## HandwashSensor
module HandwashSensor(
    input clk,
    input reset,
    input acceptLeftHandDistance,
    input [15:0] leftHandDistance,
    input acceptLeftHandGain,
    input [7:0] leftHandGain,
    input acceptRightHandDistance,
    input [15:0] rightHandDistance,
    input acceptRightHandGain,
    input [7:0] rightHandGain,
    output waterOn
);
reg [15:0] leftHandDistanceHeld;
 always@(posedge clk)  begin
     if(reset)
         leftHandDistanceHeld <= 0;
     else if(acceptLeftHandDistance)
         leftHandDistanceHeld <= leftHandDistance;
     else
         leftHandDistanceHeld <= leftHandDistanceHeld;
 end
reg [7:0] leftHandGainHeld;
 always@(posedge clk)  begin
     if(reset)
         leftHandGainHeld <= 0;
     else if(acceptLeftHandGain)
         leftHandGainHeld <= leftHandGain;
     else
         leftHandGainHeld <= leftHandGainHeld;
 end
reg [15:0] rightHandDistanceHeld;
 always@(posedge clk)  begin
     if(reset)
         rightHandDistanceHeld <= 0;
     else if(acceptRightHandDistance)
         rightHandDistanceHeld <= rightHandDistance;
     else
  ...
Size in the first run: ~1600 cells after synthesis, about 80 flip-flops, about 55 I/O pins, ~11000 sq um of cells after synthesis.
Settings: LEC_CHECK=0, ABC_AREA=1, CAP_MARGIN=35, CORE_ASPECT_RATIO=1.71, CORE_MARGIN=2, CORE_UTILIZATION=72, CTS_CLUSTER_DIAMETER=41, CTS_CLUSTER_SIZE=78, GPL_ROUTABILITY_DRIVEN=1, GPL_TIMING_DRIVEN=1, MAX_ROUTING_LAYER=met5, PLACE_DENSITY=0.35, SETUP_SLACK_MARGIN=-0.01, SLEW_MARGIN=30, TNS_END_PERCENT=20; clock period 3.9 ns.
run.sh (not shown) runs the stock make flow with config.mk's settings and CLKGATE_MAP_FILE=.
The first run stopped in 5_1_grt.
==> next run, changes <==
--- a/flow/config.mk
+++ b/flow/config.mk
@@ -10 +10 @@
-export CORE_ASPECT_RATIO = 1.71
+export CORE_ASPECT_RATIO = 1.81
@@ -12,2 +12,2 @@
-export CORE_UTILIZATION = 72
-export CTS_CLUSTER_DIAMETER = 41
+export CORE_UTILIZATION = 57
+export CTS_CLUSTER_DIAMETER = 106
@@ -15 +15 @@
-export GPL_ROUTABILITY_DRIVEN = 1
+export GPL_ROUTABILITY_DRIVEN = 0
@@ -18,3 +18,3 @@
-export PLACE_DENSITY = 0.35
-export SETUP_SLACK_MARGIN = -0.01
-export SLEW_MARGIN = 30
+export PLACE_DENSITY_LB_ADDON = 0.08
+export SETUP_SLACK_MARGIN = -0.04
+export SLEW_MARGIN = 0
==> flow/constraint.sdc (replaced) <==
create_clock -name core_clock -period 5.46 [get_ports {clk}]
set_input_delay 1.0920 -clock core_clock [delete_from_list [all_inputs] [get_ports {clk}]]
set_output_delay 1.0920 -clock core_clock [all_outputs]
set_load 0.01 [all_outputs]
The new run completed without violations; area after synthesis does not change; die area rose by a quarter to a third; synthesized cell count does not change.


Starting RTL as in the previous note.
Design HandwashSensor, start of the top module:
module HandwashSensor(
    input clk,
    input reset,
    input acceptLeftHandDistance,
    input [15:0] leftHandDistance,
    input acceptLeftHandGain,
    input [7:0] leftHandGain,
    input acceptRightHandDistance,
    input [15:0] rightHandDistance,
    input acceptRightHandGain,
    input [7:0] rightHandGain,
    output waterOn
);
==> flow/config.mk <==
export PLATFORM = sky130hd
export DESIGN_NAME = HandwashSensor
export DESIGN_NICKNAME = HandwashSensor
export VERILOG_FILES = /design/flow/design.v
export SDC_FILE = /design/flow/constraint.sdc
export NUM_CORES = 4
export LEC_CHECK = 0
export CAP_MARGIN = 35
export CORE_ASPECT_RATIO = 0.53
export CORE_MARGIN = 2
export CORE_UTILIZATION = 72
export CTS_CLUSTER_DIAMETER = 47
export CTS_CLUSTER_SIZE = 78
export GPL_ROUTABILITY_DRIVEN = 1
export GPL_TIMING_DRIVEN = 1
export MAX_ROUTING_LAYER = met5
export PLACE_DENSITY = 0.66
export SETUP_SLACK_MARGIN = 1.28
export SLEW_MARGIN = 30
export TNS_END_PERCENT = 20
==> flow/constraint.sdc <==
create_clock -name core_clock -period 4.51 [get_ports {clk}]
set_input_delay 0.9020 -clock core_clock [delete_from_list [all_inputs] [get_ports {clk}]]
set_output_delay 0.9020 -clock core_clock [all_outputs]
set_load 0.01 [all_outputs]
The starting point completed and failed the layout checks on negative setup slack.
Rerun with:
Settings changed: CORE_ASPECT_RATIO 0.53 to 1.71, CORE_UTILIZATION 72 to 58, CTS_CLUSTER_DIAMETER 47 to unset, PLACE_DENSITY 0.66 to unset, PLACE_DENSITY_LB_ADDON set to 0.08, SETUP_SLACK_MARGIN 1.28 to -0.35.
Clock period 4.51 ns to 4.63 ns, I/O delays scaled along.
The changed run finished but fails on negative setup slack. Synthesized cell count stays the same. Fmax drops by about 1.4%. Final area drops by 6.2%. Setup slack improved by 0.051 ns. Power drops by 9.6%. Die area climbs by 23%. Utilization drops by 24 points. Clock skew hardly moves. First-iteration DRC count drops by 84%. Sequential power drops by 6.0%. Critical path depth drops by 1.
Rerun with:
Settings changed: ABC_AREA set to 1, CORE_ASPECT_RATIO 1.71 to 0.5, CORE_MARGIN 2 to 7, CORE_UTILIZATION 58 to 35, CTS_CLUSTER_DIAMETER set to 170, CTS_CLUSTER_SIZE 78 to 91, GPL_ROUTABILITY_DRIVEN 1 to 0, SLEW_MARGIN 30 to 0.
Clock period 4.63 ns to 5.46 ns, I/O delays scaled along.
Effect: Now the flow produced a clean layout. Global-route usage decreases by 11 points. Fmax shrinks by 2.6%. Critical path depth went down by 3. Power came out lower by about 4%. Clock-buffer cell count increases by 1. Via count rises by about 15%. Utilization fell by 30 points.
Rerun with:
Settings changed: CAP_MARGIN 35 to 20, CORE_ASPECT_RATIO 0.5 to unset, CORE_MARGIN 7 to 2, CORE_UTILIZATION 35 to 67, CTS_CLUSTER_DIAMETER 170 to unset, CTS_CLUSTER_SIZE 91 to unset, GPL_ROUTABILITY_DRIVEN 0 to unset, GPL_TIMING_DRIVEN 1 to unset, MAX_ROUTING_LAYER met5 to unset, PLACE_DENSITY_LB_ADDON 0.08 to unset, SETUP_SLACK_MARGIN -0.35 to unset, SLEW_MARGIN 0 to 20, TNS_END_PERCENT 20 to unset.
Clock period 5.46 ns to 4.46 ns, I/O delays scaled along.
The new run completed with no timing, DRC or antenna violations.
Final area climbs by 2.1%.
Global-route usage grows by 16 points.
Clock skew barely changes.
Maximum frequency went up by 15%.
Final cell count decreases by about 8%.
Hold slack is worse by 0.10 ns.
Via count increases by about 5%.
Sequential share of layout area barely changes.
Synthesized area stays the same.
Utilization climbs by 38 points.
Rerun with:
Settings changed: ABC_AREA 1 to unset, CORE_UTILIZATION 67 to 72, CTS_CLUSTER_SIZE set to 97, PLACE_DENSITY set to 0.41.
Clock period 4.46 ns to 9.73 ns, I/O delays scaled along.
Wire length goes down by roughly a tenth.
Via count goes down by about a fifth.
Area after synthesis goes down by a little under a tenth.
Clock-buffer cell count goes up by 1.
Clock power goes down by well over a third.
Setup slack is better by 4.5 ns.
Rerun with:
Settings changed: CORE_ASPECT_RATIO set to 0.5, CORE_UTILIZATION 72 to 59, CTS_CLUSTER_SIZE 97 to unset, PLACE_DENSITY 0.41 to unset.
Clock period 9.73 ns to 7.0 ns, I/O delays scaled along.
After rerunning: The changed run passed the timing, DRC and antenna checks. Die size increases by about 22%. Hold slack hardly moves. Maximum frequency is lower by about 0.9%. Synthesized area does not change. Cell count rises by 3.6%. Final area rose by about 0.4%. Utilization is lower by 13 points. Routed wire length falls by 0.68%. Via count drops by 2.6%. Worst setup slack degrades by 2.8 ns. Power goes up by 37%.
Power figures rest on the tool's default switching activity, not on a simulated workload.
